==> flow/design.v (excerpt) <==
module axi_to_apb_bridge (
    input  logic        clk,
    input  logic        rst_n,
    input  logic [31:0] awaddr,
    input  logic        awvalid,
    output logic        awready,
    input  logic [31:0] wdata,
    input  logic        wvalid,
    output logic        wready,
    output logic        bvalid,
    input  logic        bready,
    output logic        PSEL,
    output logic        PENABLE,
    output logic        PWRITE,
    output logic [31:0] PADDR,
    output logic [31:0] PWDATA
);
clock: 1.82 ns
lec_check: 0
abc_area: 1
cap_margin: 20
core_margin: 2
core_utilization: 72
cts_cluster_diameter: 370
cts_cluster_size: 95
place_density: 0.38
slew_margin: 20
run.sh (not shown) runs the stock make flow with config.mk's settings and CLKGATE_MAP_FILE=.
The starting point stopped in clock tree synthesis.
==> next run, changes <==
Settings changed: ABC_AREA 1 to unset, CORE_UTILIZATION 72 to 68, CTS_CLUSTER_DIAMETER 370 to unset, CTS_CLUSTER_SIZE 95 to 37, PLACE_DENSITY 0.38 to unset.
Clock period 1.82 ns to 1.81 ns, I/O delays scaled along.
Result:
- The new run died in clock tree synthesis
- die area barely changes
- synthesized cell count goes down by well over a third
- area after synthesis decreases by a few percent

axi_to_apb_bridge again, from the RTL that the note above started with.
make LEC_CHECK=0 ABC_AREA=1 CAP_MARGIN=5 CORE_MARGIN=2 CORE_UTILIZATION=71 CTS_CLUSTER_DIAMETER=195 CTS_CLUSTER_SIZE=49 GPL_ROUTABILITY_DRIVEN=0 MAX_ROUTING_LAYER=met5 MIN_ROUTING_LAYER=met1 PLACE_DENSITY=0.35 SLEW_MARGIN=0 finish   # period 1.86 ns
The starting point never finished: it broke off in 5_1_grt.
Next try:
ABC_AREA = not set   (was 1)
CAP_MARGIN = 20   (was 5)
CORE_UTILIZATION = 60   (was 71)
CTS_CLUSTER_DIAMETER = not set   (was 195)
CTS_CLUSTER_SIZE = not set   (was 49)
GPL_ROUTABILITY_DRIVEN = not set   (was 0)
MAX_ROUTING_LAYER = not set   (was met5)
MIN_ROUTING_LAYER = not set   (was met1)
PLACE_DENSITY = not set   (was 0.35)
SLEW_MARGIN = 20   (was 0)
clock period = 2.18 ns   (was 1.86 ns; I/O delays follow)
Effect: The new run completed with no timing, DRC or antenna violations; die area increases by 11%; synthesized area fell by 5.7%; synthesized cell count came out lower by 37%.
Next try:
CORE_UTILIZATION = 40   (was 60)
clock period = 3.26 ns   (was 2.18 ns; I/O delays follow)
Utilization drops by 30 points. Flip-flop count does not change. Critical path depth climbs by 1. Count of clock-buffer cells in the layout stays the same. First-iteration DRC count drops by 52%. Routed wire length drops by 14%. Clock power drops by 42%. Die size climbs by 48%. Setup slack improved by 0.73 ns. Synthesized cell count does not change. Sequential power drops by 34%.
Next try:
HOLD_SLACK_MARGIN = -0.04   (was not set)
SETUP_SLACK_MARGIN = 1.08   (was not set)
clock period = 5.0 ns   (was 3.26 ns; I/O delays follow)
The new run went through all stages and came out clean.
Core utilization barely changes.
Power is lower by 34%.
Worst setup slack gets better by 1.0 ns.
Die size stays the same.
Via count hardly moves.
First-iteration DRC count rose by 28%.

axi_to_apb_bridge again, from the RTL that the note above started with.
Settings: LEC_CHECK=0, ABC_AREA=1, CAP_MARGIN=20, CORE_MARGIN=2, CORE_UTILIZATION=72, CTS_CLUSTER_DIAMETER=363, CTS_CLUSTER_SIZE=95, SETUP_SLACK_MARGIN=-0.07, SLEW_MARGIN=20; clock period 1.82 ns.
The starting point ended with an error in clock tree synthesis (4_1_cts) on DPL-0033.
Change:
Settings changed: ABC_AREA 1 to unset, CORE_UTILIZATION 72 to 40, CTS_CLUSTER_DIAMETER 363 to unset, CTS_CLUSTER_SIZE 95 to unset, SETUP_SLACK_MARGIN -0.07 to unset.
Clock period 1.82 ns to 5.0 ns, I/O delays scaled along.
After rerunning: The new run ran to the end with no violations. Area after synthesis came out lower by a few percent. Die area came out higher by well over a third. Synthesized cell count came out lower by well over a third.
Change:
Settings changed: CAP_MARGIN 20 to 0, CELL_PAD_IN_SITES_GLOBAL_PLACEMENT set to 2, CORE_ASPECT_RATIO set to 0.5, CTS_CLUSTER_DIAMETER set to 288, CTS_CLUSTER_SIZE set to 99, HOLD_SLACK_MARGIN set to -0.1, PLACE_DENSITY set to 0.87, SETUP_SLACK_MARGIN set to -0.25, TNS_END_PERCENT set to 15.
Outcome:
- The new run produced a clean layout
- clock power shrinks by about 7%
- via count decreases by 1.4%
- worst hold slack improved by 17 ps
- global-route usage went up by 0.44 points
- routed wire length increases by 0.50%
- worst setup slack improved by 76 ps
- power decreases by 2.1%
- core utilization barely changes
Change:
Settings changed: CAP_MARGIN 0 to 20, CELL_PAD_IN_SITES_GLOBAL_PLACEMENT 2 to unset, CORE_ASPECT_RATIO 0.5 to unset, CORE_UTILIZATION 40 to 32, CTS_CLUSTER_DIAMETER 288 to unset, CTS_CLUSTER_SIZE 99 to unset, HOLD_SLACK_MARGIN -0.1 to unset, PLACE_DENSITY 0.87 to unset, SETUP_SLACK_MARGIN -0.25 to unset, TNS_END_PERCENT 15 to unset.
Clock period 5.0 ns to 7.07 ns, I/O delays scaled along.
The new run completed with no timing, DRC or antenna violations.
Via count came out higher by 2.0%.
Sequential share of layout area came out lower by 0.35 points.
Die area came out higher by 24%.
Routed wire length came out higher by about 2.8%.
Power came out lower by about 30%.
Final area came out higher by 0.92%.
Core utilization came out lower by 11 points.
Sequential power came out lower by about 30%.
Area after synthesis stays the same.
Hold slack is about the same.

Starting RTL as in the previous note.
## axi_to_apb_bridge
module axi_to_apb_bridge (
    input  logic        clk,
    input  logic        rst_n,
    input  logic [31:0] awaddr,
    input  logic        awvalid,
    output logic        awready,
    input  logic [31:0] wdata,
    input  logic        wvalid,
    output logic        wready,
    output logic        bvalid,
    input  logic        bready,
    output logic        PSEL,
    output logic        PENABLE,
    output logic        PWRITE,
    output logic [31:0] PADDR,
    output logic [31:0] PWDATA
);
Settings: LEC_CHECK=0, ABC_AREA=1, CAP_MARGIN=20, CORE_MARGIN=2, CORE_UTILIZATION=65, CTS_CLUSTER_SIZE=95, SETUP_SLACK_MARGIN=0.54, SLEW_MARGIN=20, TNS_END_PERCENT=5; clock period 1.82 ns.
The first run produced a layout that fails on negative setup slack.
==> next run, changes <==
Settings changed: ABC_AREA 1 to not set, CORE_UTILIZATION 65 to 66, CTS_CLUSTER_SIZE 95 to 68, SETUP_SLACK_MARGIN 0.54 to not set, TNS_END_PERCENT 5 to not set.
Clock period 1.82 ns to 2.03 ns, I/O delays scaled along.
What happened: The changed run finished with negative setup slack left; final area came out lower by a little under a tenth; critical path depth came out lower by 1; clock skew came out lower by 0.0079 ns; die area came out lower by a few percent; worst hold slack improves by 0.078 ns; utilization came out lower by 2.0 points; setup slack improves by 0.16 ns.
Power and IR drop assume default switching activity.
